==> inputs of harbor <==
Design Mesh, start of the top module:
module Mesh( 
  input         clock, 
  input  [7:0]  io_in_a_0_0, 
  input  [7:0]  io_in_a_1_0, 
  input  [7:0]  io_in_a_2_0, 
  input  [7:0]  io_in_a_3_0, 
  input  [7:0]  io_in_d_0_0, 
  input  [7:0]  io_in_d_1_0, 
  input  [7:0]  io_in_d_2_0, 
  input  [7:0]  io_in_d_3_0, 
  input  [15:0]  io_in_b_0_0, 
  input  [15:0]  io_in_b_1_0, 
  input  [15:0]  io_in_b_2_0, 
  input  [15:0]  io_in_b_3_0, 
  input         io_in_control_0_0_propagate, 
  input         io_in_control_1_0_propagate, 
  input         io_in_control_2_0_propagate, 
  input         io_in_control_3_0_propagate, 
  output reg [15:0] io_out_c_0_0, 
  output reg [15:0] io_out_c_1_0, 
  output reg [15:0] io_out_c_2_0, 
  output reg [15:0] io_out_c_3_0
 );
==> flow/config.mk <==
export PLATFORM = sky130hd
export DESIGN_NAME = Mesh
export DESIGN_NICKNAME = Mesh
export VERILOG_FILES = /design/flow/design.v
export SDC_FILE = /design/flow/constraint.sdc
export NUM_CORES = 4
export LEC_CHECK = 0
export ABC_AREA = 0
export CAP_MARGIN = 40
export CELL_PAD_IN_SITES_GLOBAL_PLACEMENT = 1
export CORE_MARGIN = 10
export CORE_UTILIZATION = 37
export CTS_CLUSTER_DIAMETER = 164
export MIN_ROUTING_LAYER = met2
export PLACE_DENSITY_LB_ADDON = 0.21
export SETUP_SLACK_MARGIN = -0.02
export SLEW_MARGIN = 35
export TNS_END_PERCENT = 95
==> flow/constraint.sdc <==
create_clock -name core_clock -period 3.46 [get_ports {clock}]
set_input_delay 0.6920 -clock core_clock [delete_from_list [all_inputs] [get_ports {clock}]]
set_output_delay 0.6920 -clock core_clock [all_outputs]
set_load 0.01 [all_outputs]
run.sh (not shown) runs the stock make flow with config.mk's settings and CLKGATE_MAP_FILE=.
==> inputs of maple, as changes to harbor <==
ABC_AREA = default   (was 0)
CAP_MARGIN = 20   (was 40)
CELL_PAD_IN_SITES_GLOBAL_PLACEMENT = default   (was 1)
CORE_MARGIN = 2   (was 10)
CORE_UTILIZATION = 40   (was 37)
CTS_CLUSTER_DIAMETER = default   (was 164)
MIN_ROUTING_LAYER = default   (was met2)
PLACE_DENSITY = 0.6   (was default)
PLACE_DENSITY_LB_ADDON = default   (was 0.21)
SETUP_SLACK_MARGIN = default   (was -0.02)
SLEW_MARGIN = 20   (was 35)
TNS_END_PERCENT = default   (was 95)
==> flow/constraint.sdc (replaced) <==
create_clock -name core_clock -period 5.07 [get_ports {clock}]
set_input_delay 1.0140 -clock core_clock [delete_from_list [all_inputs] [get_ports {clock}]]
set_output_delay 1.0140 -clock core_clock [all_outputs]
set_load 0.01 [all_outputs]
==> inputs of ember, as changes to harbor <==
ABC_AREA = default   (was 0)
CAP_MARGIN = 20   (was 40)
CELL_PAD_IN_SITES_GLOBAL_PLACEMENT = default   (was 1)
CORE_MARGIN = 2   (was 10)
CORE_UTILIZATION = 72   (was 37)
CTS_CLUSTER_DIAMETER = default   (was 164)
CTS_CLUSTER_SIZE = 79   (was default)
MIN_ROUTING_LAYER = default   (was met2)
PLACE_DENSITY = 0.65   (was default)
PLACE_DENSITY_LB_ADDON = default   (was 0.21)
SETUP_SLACK_MARGIN = -0.39   (was -0.02)
SLEW_MARGIN = 20   (was 35)
TNS_END_PERCENT = default   (was 95)
==> flow/constraint.sdc (replaced) <==
create_clock -name core_clock -period 4.0 [get_ports {clock}]
set_input_delay 0.8000 -clock core_clock [delete_from_list [all_inputs] [get_ports {clock}]]
set_output_delay 0.8000 -clock core_clock [all_outputs]
set_load 0.01 [all_outputs]
==> inputs of pepper, as changes to harbor <==
ABC_AREA = 1   (was 0)
CAP_MARGIN = 20   (was 40)
CELL_PAD_IN_SITES_GLOBAL_PLACEMENT = default   (was 1)
CORE_MARGIN = 2   (was 10)
CORE_UTILIZATION = 71   (was 37)
CTS_CLUSTER_DIAMETER = 270   (was 164)
MIN_ROUTING_LAYER = default   (was met2)
PLACE_DENSITY_LB_ADDON = 0.11   (was 0.21)
SETUP_SLACK_MARGIN = default   (was -0.02)
SLEW_MARGIN = 20   (was 35)
TNS_END_PERCENT = 5   (was 95)
==> flow/constraint.sdc (replaced) <==
create_clock -name core_clock -period 3.42 [get_ports {clock}]
set_input_delay 0.6840 -clock core_clock [delete_from_list [all_inputs] [get_ports {clock}]]
set_output_delay 0.6840 -clock core_clock [all_outputs]
set_load 0.01 [all_outputs]
==> qor summary <==
Met1 routing resource usage after global routing: ember 49.6%; harbor 0%; pepper 50.0%; maple 24.5%
Number of cells on the worst reg-to-reg path: ember 16; harbor 18; pepper 15; maple 14
Number of buffers added for setup after CTS: ember 171; harbor 47; pepper 89; maple 0
Post-DR vias/cell: ember 6.15; harbor 6.27; pepper 5.98; maple 4.74
Number of rows created at floorplan: ember 122; harbor 170; pepper 125; maple 164
GRT met2 Usage: ember 66.3%; harbor 26.3%; pepper 71.0%; maple 29.0%
FF-to-FF End: ember mesh_0_2.tile_0_0.uutDB.c2_s[13]; harbor mesh_1_2.tile_0_0.uutDB.c2_s[14]; pepper mesh_0_3.tile_0_0.uutDB.c1_s[14]; maple mesh_3_0.tile_0_0.uutDB.c2_s[14]
Total clock buffers created by CTS: ember 113; harbor 136; pepper 113; maple 131
Worst setup slack before clock tree synthesis: ember -0.813 ns; harbor -1.34 ns; pepper -1.28 ns; maple -0.0471 ns
Final TNS setup: ember -178.53 ns; harbor -310.28 ns; pepper -365.95 ns; maple 0 ns
Minimum setup slack among reg-to-reg paths: ember -1.04 ns; harbor -1.26 ns; pepper -1.72 ns; maple 0.17 ns
Multiplexer fraction of the synthesized cell area: ember 11.6%; harbor 11.6%; pepper 0%; maple 11.6%
Seq/Total Area, Yosys: ember 27.7%; harbor 27.7%; pepper 26.4%; maple 27.7%
Pre-antenna DRT Iters: ember 8; harbor 6; pepper 13; maple 5
Run status: ember failed layout checks; harbor failed layout checks; pepper failed layout checks; maple finished clean
Layout check failures: ember negative setup slack; harbor negative setup slack; pepper negative setup slack; maple -
Nonclk inv count: ember 1168; harbor 1168; pepper 2255; maple 1168
Total of clock buffers placed in the layout: ember 153; harbor 189; pepper 144; maple 175
Proportion of final cell area spent on non-clock buffers: ember 11.3%; harbor 11.9%; pepper 12.1%; maple 3.91%
Tool warnings: ember 48; harbor 46; pepper 46; maple 45
Busiest layer in global routing: ember met2; harbor met3; pepper met2; maple met2
